==> flow/design.v <==
`timescale 1ns / 1ps
module pipelined(
    input  wire              clk,
    input  wire              rst,
    input  wire              in_valid,
    output wire              in_ready,
    input  wire signed [15:0] a,
    input  wire signed [15:0] b,
    input  wire signed [15:0] c,
    input  wire signed [15:0] d,
    input  wire signed [15:0] e,
    output reg               out_valid,
    input  wire              out_ready,
    output reg signed [31:0]  y
);
    wire s3_ready_in;
    wire s2_ready_in;
    wire s1_ready_in;
    assign s3_ready_in = (~out_valid) || (out_valid && out_ready);
    assign s2_ready_in = (~s2_valid)  || (s2_valid  && s3_ready_in);
    assign s1_ready_in = (~s1_valid)  || (s1_valid  && s2_ready_in);
    assign in_ready = s1_ready_in;
    wire in_send = in_valid && in_ready;
    reg signed [31:0] s1_p1;
    reg signed [31:0] s1_p2;
    reg signed [15:0] s1_e;
    reg               s1_valid;
    always @(posedge clk) begin
        if (rst) begin
            s1_valid <= 1'b0;
            s1_p1    <= 32'sd0;
            s1_p2    <= 32'sd0;
            s1_e     <= 16'sd0;
        end else if (s1_ready_in) begin
            s1_valid <= in_send;
            if (in_send) begin
                s1_p1 <= $signed(a) * $signed(b);
                s1_p2 <= $signed(c) * $signed(d);
                s1_e  <= e;
            end
        end
    end
    reg signed [31:0] s2_s;
    reg signed [15:0] s2_e;
    reg               s2_valid;
    always @(posedge clk) begin
        if (rst) begin
            s2_valid <= 1'b0;
            s2_s     <= 32'sd0;
            s2_e     <= 16'sd0;
        end else if (s2_ready_in) begin
            s2_valid <= s1_valid;
            if (s1_valid) begin
                s2_s <= s1_p1 + s1_p2;
                s2_e <= s1_e;
            end
        end
    end
    always @(posedge clk) begin
        if (rst) begin
            out_valid <= 1'b0;
            y         <= 32'sd0;
        end else if (s3_ready_in) begin
            out_valid <= s2_valid;
            if (s2_valid) begin
                y <= s2_s + $signed(s2_e);
            end
        end
    end
endmodule
clock: 4.64 ns
lec_check: 0
cap_margin: 20
core_margin: 2
core_utilization: 69
cts_cluster_diameter: 372
cts_cluster_size: 96
place_density: 0.38
slew_margin: 20
tns_end_percent: 10
run.sh (not shown) runs the stock make flow with config.mk's settings and CLKGATE_MAP_FILE=.
The first run completed and failed the layout checks on setup timing.
Edit:
- ABC_AREA: default -> 1
- CORE_ASPECT_RATIO: default -> 0.5
- SETUP_SLACK_MARGIN: default -> 1.39
Effect: The new run aborted during global routing (5_1_grt), error GRT-0232. Die area rises by roughly a tenth. Synthesized cell count rises by well over a third. Synthesized area rises by roughly a tenth.

========
## juniper
// pipelined: RTL as listed in full above, without the edits since
==> flow/config.mk <==
export PLATFORM = sky130hd
export DESIGN_NAME = pipelined
export DESIGN_NICKNAME = pipelined
export VERILOG_FILES = /design/flow/design.v
export SDC_FILE = /design/flow/constraint.sdc
export NUM_CORES = 4
export LEC_CHECK = 0
export CAP_MARGIN = 5
export CORE_MARGIN = 2
export CORE_UTILIZATION = 72
export CTS_CLUSTER_DIAMETER = 339
export CTS_CLUSTER_SIZE = 32
export MAX_ROUTING_LAYER = met4
export PLACE_DENSITY = 0.67
export SETUP_SLACK_MARGIN = 0.98
export SLEW_MARGIN = 20
==> flow/constraint.sdc <==
create_clock -name core_clock -period 6.35 [get_ports {clk}]
set_input_delay 1.2700 -clock core_clock [delete_from_list [all_inputs] [get_ports {clk}]]
set_output_delay 1.2700 -clock core_clock [all_outputs]
set_load 0.01 [all_outputs]
What ended juniper was a tool error in global routing; the run never finished.
The inputs of yarrow differ from those of juniper as listed below.
# juniper
export LEC_CHECK = 0
export CAP_MARGIN = 5
export CORE_MARGIN = 2
export CORE_UTILIZATION = 72
export CTS_CLUSTER_DIAMETER = 339
export CTS_CLUSTER_SIZE = 32
export MAX_ROUTING_LAYER = met4
export PLACE_DENSITY = 0.67
export SETUP_SLACK_MARGIN = 0.98
export SLEW_MARGIN = 20
create_clock -name core_clock -period 6.35 [get_ports {clk}]
# yarrow
export LEC_CHECK = 0
export CAP_MARGIN = 20
export CORE_MARGIN = 2
export CORE_UTILIZATION = 40
export SLEW_MARGIN = 20
create_clock -name core_clock -period 7.79 [get_ports {clk}]
--- outcome ---
- yarrow: all stages complete, timing, DRC and antenna checks passed
- Floorplan core density came out lower on yarrow than on juniper.
- Count of standard-cell rows of yarrow exceeds that of juniper by more than a quarter.
- Summary: with juniper as the reference, placer's final routability congestion estimate in yarrow moved down by more than 10%.
- Instance area after placement: yarrow < juniper
Input changes introduced in quartz (baseline for comparison: yarrow):
# yarrow
export LEC_CHECK = 0
export CAP_MARGIN = 20
export CORE_MARGIN = 2
export CORE_UTILIZATION = 40
export SLEW_MARGIN = 20
create_clock -name core_clock -period 7.79 [get_ports {clk}]
# quartz
export LEC_CHECK = 0
export CAP_MARGIN = 20
export CORE_MARGIN = 2
export CORE_UTILIZATION = 65
export CTS_CLUSTER_DIAMETER = 246
export CTS_CLUSTER_SIZE = 100
export SLEW_MARGIN = 20
create_clock -name core_clock -period 8.0 [get_ports {clk}]
==> comparison <==
On detailed-route vias per instance: quartz sits above yarrow.
Endpoint required time on the critical path (higher): quartz
Half-perimeter wire length after placement: quartz vs yarrow down about 1.2%
quartz ends up with a wire length that is 0.37% lower than in yarrow.
When the final numbers for yarrow and quartz were put side by side, the transition at the pin with the smallest max-transition slack turned out to be greater in yarrow.
quartz against yarrow: count of standard-cell rows decreased by 21 relative to the old numbers, count of clock-buffer cells in the layout moved down, setup slack down 0.0036 ns, final cell count without fillers shows a reduction of 9.7%.
As far as number of clock sinks goes, quartz and yarrow are indistinguishable; the numbers are identical.
What delta does differently from quartz at the input level:
# quartz
export LEC_CHECK = 0
export CAP_MARGIN = 20
export CORE_MARGIN = 2
export CORE_UTILIZATION = 65
export CTS_CLUSTER_DIAMETER = 246
export CTS_CLUSTER_SIZE = 100
export SLEW_MARGIN = 20
create_clock -name core_clock -period 8.0 [get_ports {clk}]
# delta
export LEC_CHECK = 0
export CAP_MARGIN = 20
export CORE_MARGIN = 2
export CORE_UTILIZATION = 72
export CTS_CLUSTER_SIZE = 25
export PLACE_DENSITY_LB_ADDON = 0.26
export SETUP_SLACK_MARGIN = 0.91
export SLEW_MARGIN = 20
create_clock -name core_clock -period 8.0 [get_ports {clk}]
## What came out
Any difference in number of multi-input combinational cells in the layout between quartz and delta is small enough to ignore.
Looking at met1 layer usage reported by global route, delta sits above quartz.
Looking at quartz and delta, the number of antenna violations at the first check in global routing is a wash.
Lower setup slack goes to quartz over delta.
delta does worse than quartz on worst slew slack as a fraction of its limit.
The number of iterations in the first detailed-routing pass of delta exceeds that of quartz by 2.
The sequential share of layout area on delta is in line with that on quartz.
quartz -> delta: non-clock buffer count increased by a few percent
